// adc_processing
module adc_processing #(
    parameter int SCALING_FACTOR = 310866,
    parameter int SHIFT_FACTOR   = 19,
    parameter int NEGATIVE_FACTOR = 12
) (
    input  logic        clk,
    input  logic        reset,
    input  logic        ready,
    input  logic [15:0] data,
    output logic [15:0] ave_data,
    output logic [15:0] scaled_adc_data
);
For scale: ~51 I/O pins, about 0.15 sq mm of cells after synthesis.
make LEC_CHECK=0 CAP_MARGIN=20 CORE_MARGIN=2 CORE_UTILIZATION=72 PLACE_DENSITY_LB_ADDON=0.0 SETUP_SLACK_MARGIN=1.3 SLEW_MARGIN=20 finish   # period 4.43 ns
run.sh (not shown) runs the stock make flow with config.mk's settings and CLKGATE_MAP_FILE=.
The baseline completed, yet does not pass: setup timing.
Edit:
CTS_CLUSTER_SIZE = 13   (was unset)
PLACE_DENSITY_LB_ADDON = unset   (was 0.0)
SETUP_SLACK_MARGIN = unset   (was 1.3)
clock period = 3.5 ns   (was 4.43 ns; I/O delays follow)
Outcome:
- The changed run finished but failed the layout checks on setup timing
- synthesized area stays the same
- hold slack is worse by 110 ps
- non-clock buffer count goes up by 189
- via count grows by 1.3%
- clock power came out higher by 21%
- wire length came out higher by 3.9%
- setup slack is worse by 1100 ps
- power grows by 25%
- clock-buffer cell count grows by 4
Edit:
ABC_AREA = 1   (was unset)
CAP_MARGIN = 0   (was 20)
CTS_CLUSTER_SIZE = 15   (was 13)
SETUP_SLACK_MARGIN = -0.38   (was unset)
clock period = 3.71 ns   (was 3.5 ns; I/O delays follow)
The new run ran to the end with violations: setup timing; total power shrinks by 1.6%; synthesized cell count grows by about 35%; routed wire length grows by 10%.
Edit:
CAP_MARGIN = 20   (was 0)
CTS_CLUSTER_SIZE = 14   (was 15)
PLACE_DENSITY_LB_ADDON = 0.03   (was unset)
SETUP_SLACK_MARGIN = 1.2   (was -0.38)
clock period = 4.8 ns   (was 3.71 ns; I/O delays follow)
Outcome: The new run completed and failed the layout checks on setup timing; via count goes down by 1.4%; cell area came out lower by about 1.1%; global-route usage came out lower by 0.97 points; power falls by 22%; sequential share of layout area went up by 0.55 points; hold slack gains 45 ps; combinational power is lower by 21%; setup slack is better by 1100 ps.

---

## job 101
Starting RTL as in the previous note.
==> flow/config.mk <==
export PLATFORM = sky130hd
export DESIGN_NAME = adc_processing
export DESIGN_NICKNAME = adc_processing
export VERILOG_FILES = /design/flow/design.v
export SDC_FILE = /design/flow/constraint.sdc
export NUM_CORES = 4
export LEC_CHECK = 0
export ABC_AREA = 0
export CAP_MARGIN = 20
export CELL_PAD_IN_SITES_DETAIL_PLACEMENT = 1
export CELL_PAD_IN_SITES_GLOBAL_PLACEMENT = 2
export CORE_MARGIN = 5
export CORE_UTILIZATION = 40
export CTS_CLUSTER_DIAMETER = 253
export GPL_TIMING_DRIVEN = 1
export MIN_ROUTING_LAYER = met2
export SLEW_MARGIN = 20
export TNS_END_PERCENT = 30
==> flow/constraint.sdc <==
create_clock -name core_clock -period 5.93 [get_ports {clk}]
set_input_delay 1.1860 -clock core_clock [delete_from_list [all_inputs] [get_ports {clk}]]
set_output_delay 1.1860 -clock core_clock [all_outputs]
set_load 0.01 [all_outputs]
Relative to job 101, the following input files were edited for job 102:
# job 101
export LEC_CHECK = 0
export ABC_AREA = 0
export CAP_MARGIN = 20
export CELL_PAD_IN_SITES_DETAIL_PLACEMENT = 1
export CELL_PAD_IN_SITES_GLOBAL_PLACEMENT = 2
export CORE_MARGIN = 5
export CORE_UTILIZATION = 40
export CTS_CLUSTER_DIAMETER = 253
export GPL_TIMING_DRIVEN = 1
export MIN_ROUTING_LAYER = met2
export SLEW_MARGIN = 20
export TNS_END_PERCENT = 30
create_clock -name core_clock -period 5.93 [get_ports {clk}]
# job 102
export LEC_CHECK = 0
export CAP_MARGIN = 20
export CORE_MARGIN = 2
export CORE_UTILIZATION = 37
export PLACE_DENSITY = 0.6
export SLEW_MARGIN = 20
create_clock -name core_clock -period 6.29 [get_ports {clk}]
==> comparison <==
Job 102 against job 101: slew at the pin closest to its max-slew limit rose 0.16 ns, upper clock frequency limit decreased 2.5%.
Post-synthesis to final-layout area growth, job 101 and job 102: smaller value in job 102
Run comparison: job 101 power group with the highest consumption the clock network; job 102 power group with the highest consumption sequential cells
Die outline width was higher in the run labelled job 102.
Re final wirelength: job 101 was higher than job 102.
Lower maximum ir drop on the vdd rail was reported by job 101, not job 102.
Re number of cells after detailed placement: job 102 is 360 up on job 101.
The more densely filled core belongs to job 101, not job 102.
Input-level comparison between job 103 and job 102:
# job 102
export LEC_CHECK = 0
export CAP_MARGIN = 20
export CORE_MARGIN = 2
export CORE_UTILIZATION = 37
export PLACE_DENSITY = 0.6
export SLEW_MARGIN = 20
create_clock -name core_clock -period 6.29 [get_ports {clk}]
# job 103
export LEC_CHECK = 0
export ABC_AREA = 1
export CAP_MARGIN = 20
export CORE_MARGIN = 2
export CORE_UTILIZATION = 72
export CTS_CLUSTER_SIZE = 15
export SLEW_MARGIN = 20
create_clock -name core_clock -period 4.73 [get_ports {clk}]
Findings:
- Job 103 ran in full, but the layout does not pass; the checks complain about negative setup slack.
- The routed wire length reported for job 103 is greater than that of job 102 by 42 mm.
- Between job 103 and job 102, number of gates resized after CTS is higher for job 103, job 102 comes in under that.
- Job 102 → job 103: combinational share of power grew by 6.1 points; number of flops mapped to enable cells by yosys held steady; number of standard cells after synthesis grew by 35%.
What job 104 does differently from job 103 at the input level:
# job 103
export LEC_CHECK = 0
export ABC_AREA = 1
export CAP_MARGIN = 20
export CORE_MARGIN = 2
export CORE_UTILIZATION = 72
export CTS_CLUSTER_SIZE = 15
export SLEW_MARGIN = 20
create_clock -name core_clock -period 4.73 [get_ports {clk}]
# job 104
export LEC_CHECK = 0
export ABC_AREA = 1
export CAP_MARGIN = 20
export CORE_MARGIN = 2
export CORE_UTILIZATION = 68
export CTS_CLUSTER_SIZE = 13
export SETUP_SLACK_MARGIN = 0.93
export SLEW_MARGIN = 20
create_clock -name core_clock -period 3.5 [get_ports {clk}]
### Flow results
- Diff job 103 -> job 104: global-route track usage on met3 now smaller, share of total power in combinational logic now larger, power now larger, fmax now smaller.
- Sort job 103 and job 104 by max-slew headroom at the worst pin, ascending, and job 103 comes first.
- Number of instances on the worst hold path on job 104 is up relative to job 103.
- Status job 104: flow complete, layout not clean - negative setup slack
- Wire length came out higher on job 104 than on job 103.
- Sort job 103 and job 104 by filler cell count, descending, and job 104 comes first.

---

The RTL this note starts from:
==> flow/design.v <==
module averager
    #(parameter int
        power = 8,  
        N = 12)     
    (
        input logic clk,
        reset,
        EN,
        input logic [N-1:0] Din,    
        output logic [N-1:0] Q      
    );
    logic [N-1:0] REG_ARRAY [2**power:1];
    logic [power+N-1:0] sum;
    assign Q = sum[power+N-1:power];
    always_ff @(posedge clk) begin
        if (reset) begin
            sum <= 0;
            for (int j = 1; j <= 2**power; j++) begin
                REG_ARRAY[j] <= 0;
            end
        end
        else if (EN) begin
            sum <= sum + Din - REG_ARRAY[2**power];
            for (int j = 2**power; j > 1; j--) begin
                REG_ARRAY[j] <= REG_ARRAY[j-1];
            end
            REG_ARRAY[1] <= Din;
        end
    end
endmodule
module adc_processing #(
    parameter int SCALING_FACTOR = 310866,
    parameter int SHIFT_FACTOR   = 19,
    parameter int NEGATIVE_FACTOR = 12
) (
    input  logic        clk,
    input  logic        reset,
    input  logic        ready,
    input  logic [15:0] data,
    output logic [15:0] ave_data,
    output logic [15:0] scaled_adc_data
);
    localparam int SCALING_FACTOR_WIDTH = $clog2(SCALING_FACTOR) + 1;
    localparam int INTERMEDIATE_WIDTH = 16 + SCALING_FACTOR_WIDTH;
    logic [INTERMEDIATE_WIDTH-1:0] scaled_adc_data_temp; 
    logic [15:0] scaled_adc_data_pipe;
    averager #(
        .power(8),  
        .N(16)      
    ) AVERAGER (
        .reset(reset),
        .clk(clk),
        .EN(ready),
        .Din(data),
        .Q(ave_data)
    );
    always_ff @(posedge clk) begin
        if (reset) begin
            scaled_adc_data <= 0;
            scaled_adc_data_temp <= 0;
            scaled_adc_data_pipe <= 0;
        end
        else if (ready) begin
            scaled_adc_data_temp <= ave_data * SCALING_FACTOR;             
            scaled_adc_data_pipe <= scaled_adc_data_temp >> SHIFT_FACTOR;  
            scaled_adc_data      <= scaled_adc_data_pipe - 12;             
        end                                                
    end                                                    
endmodule
Settings: LEC_CHECK=0, CAP_MARGIN=20, CORE_ASPECT_RATIO=0.75, CORE_MARGIN=2, CORE_UTILIZATION=71, CTS_CLUSTER_DIAMETER=198, CTS_CLUSTER_SIZE=15, GPL_ROUTABILITY_DRIVEN=0, SETUP_SLACK_MARGIN=0.5, SLEW_MARGIN=25; clock period 3.38 ns.
The baseline produced a layout that fails on setup timing.
==> next run, changes <==
==> flow/config.mk (replaced) <==
export PLATFORM = sky130hd
export DESIGN_NAME = adc_processing
export DESIGN_NICKNAME = adc_processing
export VERILOG_FILES = /design/flow/design.v
export SDC_FILE = /design/flow/constraint.sdc
export NUM_CORES = 4
export LEC_CHECK = 0
export ABC_AREA = 1
export CAP_MARGIN = 40
export CORE_MARGIN = 2
export CORE_UTILIZATION = 72
export CTS_CLUSTER_SIZE = 15
export PLACE_DENSITY = 0.94
export SLEW_MARGIN = 20
==> flow/constraint.sdc (replaced) <==
create_clock -name core_clock -period 3.54 [get_ports {clk}]
set_input_delay 0.7080 -clock core_clock [delete_from_list [all_inputs] [get_ports {clk}]]
set_output_delay 0.7080 -clock core_clock [all_outputs]
set_load 0.01 [all_outputs]
Effect: The changed run reached the layout checks and failed them: setup timing. Power rises by a few percent. Maximum frequency rises by roughly a tenth. Global-route usage rises by 6.7 points. Synthesized area falls slightly. Combinational power falls by a little under a tenth. Utilization rises by 1.6 points. Routed wire length rises by a quarter to a third.
==> next run, changes <==
--- a/flow/config.mk
+++ b/flow/config.mk
@@ -8,7 +8,9 @@
 export ABC_AREA = 1
-export CAP_MARGIN = 40
+export CAP_MARGIN = 20
 export CORE_MARGIN = 2
 export CORE_UTILIZATION = 72
-export CTS_CLUSTER_SIZE = 15
-export PLACE_DENSITY = 0.94
+export CTS_CLUSTER_DIAMETER = 69
+export CTS_CLUSTER_SIZE = 14
+export PLACE_DENSITY_LB_ADDON = 0.14
+export SETUP_SLACK_MARGIN = 1.2
 export SLEW_MARGIN = 20
==> flow/constraint.sdc (replaced) <==
create_clock -name core_clock -period 4.16 [get_ports {clk}]
set_input_delay 0.8320 -clock core_clock [delete_from_list [all_inputs] [get_ports {clk}]]
set_output_delay 0.8320 -clock core_clock [all_outputs]
set_load 0.01 [all_outputs]
Effect:
- The changed run finished with setup timing left
- maximum frequency went down by 2.1%
- power is lower by 21%
- sequential power came out lower by about 15%
- core utilization went down by 2.3 points
==> next run, changes <==
==> flow/config.mk (replaced) <==
export PLATFORM = sky130hd
export DESIGN_NAME = adc_processing
export DESIGN_NICKNAME = adc_processing
export VERILOG_FILES = /design/flow/design.v
export SDC_FILE = /design/flow/constraint.sdc
export NUM_CORES = 4
export LEC_CHECK = 0
export CAP_MARGIN = 20
export CORE_MARGIN = 2
export CORE_UTILIZATION = 50
export PLACE_DENSITY = 0.6
export SLEW_MARGIN = 20
==> flow/constraint.sdc (replaced) <==
create_clock -name core_clock -period 6.29 [get_ports {clk}]
set_input_delay 1.2580 -clock core_clock [delete_from_list [all_inputs] [get_ports {clk}]]
set_output_delay 1.2580 -clock core_clock [all_outputs]
set_load 0.01 [all_outputs]
Effect: Now the flow ran to the end with no violations. Sequential power is lower by 39%. Fmax is lower by 15%. Sequential cell count is unchanged.
==> next run, changes <==
--- a/flow/config.mk
+++ b/flow/config.mk
@@ -7,6 +7,9 @@
 export LEC_CHECK = 0
+export ABC_AREA = 1
 export CAP_MARGIN = 20
 export CORE_MARGIN = 2
-export CORE_UTILIZATION = 50
-export PLACE_DENSITY = 0.6
+export CORE_UTILIZATION = 72
+export CTS_CLUSTER_SIZE = 15
+export PLACE_DENSITY_LB_ADDON = 0.04
+export SETUP_SLACK_MARGIN = 1.04
 export SLEW_MARGIN = 20
==> flow/constraint.sdc (replaced) <==
create_clock -name core_clock -period 3.49 [get_ports {clk}]
set_input_delay 0.6980 -clock core_clock [delete_from_list [all_inputs] [get_ports {clk}]]
set_output_delay 0.6980 -clock core_clock [all_outputs]
set_load 0.01 [all_outputs]
Effect: The changed run completed and failed the layout checks on setup timing. Final area falls by 1.6%. Clock skew falls by 0.0037 ns. First-iteration DRC count rises by 100%. Setup slack gets worse by 1.9 ns. Global-route usage rises by 11 points. Total power rises by 98%. Count of clock-buffer cells in the layout falls by 26. Combinational power rises by 150%. Via count rises by 28%. Non-clock buffer count rises by 240.
==> next run, changes <==
--- a/flow/config.mk
+++ b/flow/config.mk
@@ -11,5 +11,5 @@
 export CORE_UTILIZATION = 72
-export CTS_CLUSTER_SIZE = 15
-export PLACE_DENSITY_LB_ADDON = 0.04
-export SETUP_SLACK_MARGIN = 1.04
+export CTS_CLUSTER_SIZE = 14
+export PLACE_DENSITY_LB_ADDON = 0.15
+export SETUP_SLACK_MARGIN = 1.3
 export SLEW_MARGIN = 20
==> flow/constraint.sdc (replaced) <==
create_clock -name core_clock -period 4.43 [get_ports {clk}]
set_input_delay 0.8860 -clock core_clock [delete_from_list [all_inputs] [get_ports {clk}]]
set_output_delay 0.8860 -clock core_clock [all_outputs]
set_load 0.01 [all_outputs]
After rerunning:
- The new run finished with setup timing left
- critical path depth increases by 2
- fmax fell by 0.91%
- final area falls by 1.6%
- worst setup slack gains 0.90 ns
- register-to-register slack gains 0.90 ns
- die size stays the same
- wire length fell by 1.2%
- non-clock buffer count decreases by 121
- power falls by 22%

---

// adc_processing: RTL as listed in full above, without the edits since
clock: 5.93 ns
lec_check: 0
abc_area: 0
cap_margin: 20
cell_pad_in_sites_detail_placement: 1
core_margin: 5
core_utilization: 40
cts_cluster_diameter: 179
gpl_timing_driven: 1
min_routing_layer: met2
slew_margin: 20
tns_end_percent: 30
The starting point finished with timing, DRC and antenna clean.
Next try:
==> flow/config.mk (replaced) <==
export PLATFORM = sky130hd
export DESIGN_NAME = adc_processing
export DESIGN_NICKNAME = adc_processing
export VERILOG_FILES = /design/flow/design.v
export SDC_FILE = /design/flow/constraint.sdc
export NUM_CORES = 4
export LEC_CHECK = 0
export ABC_AREA = 1
export CAP_MARGIN = 20
export CORE_MARGIN = 2
export CORE_UTILIZATION = 40
export GPL_TIMING_DRIVEN = 0
export SLEW_MARGIN = 20
==> flow/constraint.sdc (replaced) <==
create_clock -name core_clock -period 10.0 [get_ports {clk}]
set_input_delay 2.0000 -clock core_clock [delete_from_list [all_inputs] [get_ports {clk}]]
set_output_delay 2.0000 -clock core_clock [all_outputs]
set_load 0.01 [all_outputs]
Combinational power decreases by 41%.
Routed wire length came out higher by 22%.
Non-clock buffer count is higher by 1205.
Core utilization is higher by 0.55 points.
Next try:
--- a/flow/config.mk
+++ b/flow/config.mk
@@ -7,7 +7,15 @@
 export LEC_CHECK = 0
-export ABC_AREA = 1
-export CAP_MARGIN = 20
+export CAP_MARGIN = 15
+export CELL_PAD_IN_SITES_DETAIL_PLACEMENT = 1
+export CELL_PAD_IN_SITES_GLOBAL_PLACEMENT = 1
+export CORE_ASPECT_RATIO = 1.69
 export CORE_MARGIN = 2
-export CORE_UTILIZATION = 40
+export CORE_UTILIZATION = 55
+export CTS_CLUSTER_DIAMETER = 66
+export CTS_CLUSTER_SIZE = 18
 export GPL_TIMING_DRIVEN = 0
+export MAX_ROUTING_LAYER = met4
+export MIN_ROUTING_LAYER = met2
+export PLACE_DENSITY_LB_ADDON = 0.11
 export SLEW_MARGIN = 20
+export TNS_END_PERCENT = 50
What happened: Hold slack gains 0.078 ns; first-iteration DRC count grows to 2.7 times its value; power is lower by 16%; synthesized cell count decreases by 26%; worst setup slack got worse by 0.84 ns.
Next try:
==> flow/config.mk (replaced) <==
export PLATFORM = sky130hd
export DESIGN_NAME = adc_processing
export DESIGN_NICKNAME = adc_processing
export VERILOG_FILES = /design/flow/design.v
export SDC_FILE = /design/flow/constraint.sdc
export NUM_CORES = 4
export LEC_CHECK = 0
export ABC_AREA = 1
export CAP_MARGIN = 40
export CORE_MARGIN = 2
export CORE_UTILIZATION = 72
export CTS_CLUSTER_SIZE = 15
export SETUP_SLACK_MARGIN = -0.34
export SLEW_MARGIN = 20
==> flow/constraint.sdc (replaced) <==
create_clock -name core_clock -period 3.54 [get_ports {clk}]
set_input_delay 0.7080 -clock core_clock [delete_from_list [all_inputs] [get_ports {clk}]]
set_output_delay 0.7080 -clock core_clock [all_outputs]
set_load 0.01 [all_outputs]
The changed run completed and failed the layout checks on negative setup slack.
Total power goes up to 3.5 times its value.
Utilization rises by 20 points.
Clock power is higher to 3.9 times its value.
Routed wire length decreases by 22%.
Final area came out higher by 0.90%.
Via count is lower by 13%.
Count of clock-buffer cells in the layout came out higher by 295.
Worst setup slack got worse by 4.6 ns.
Die area falls by 24%.
Power is estimated from default activity; no workload was simulated.
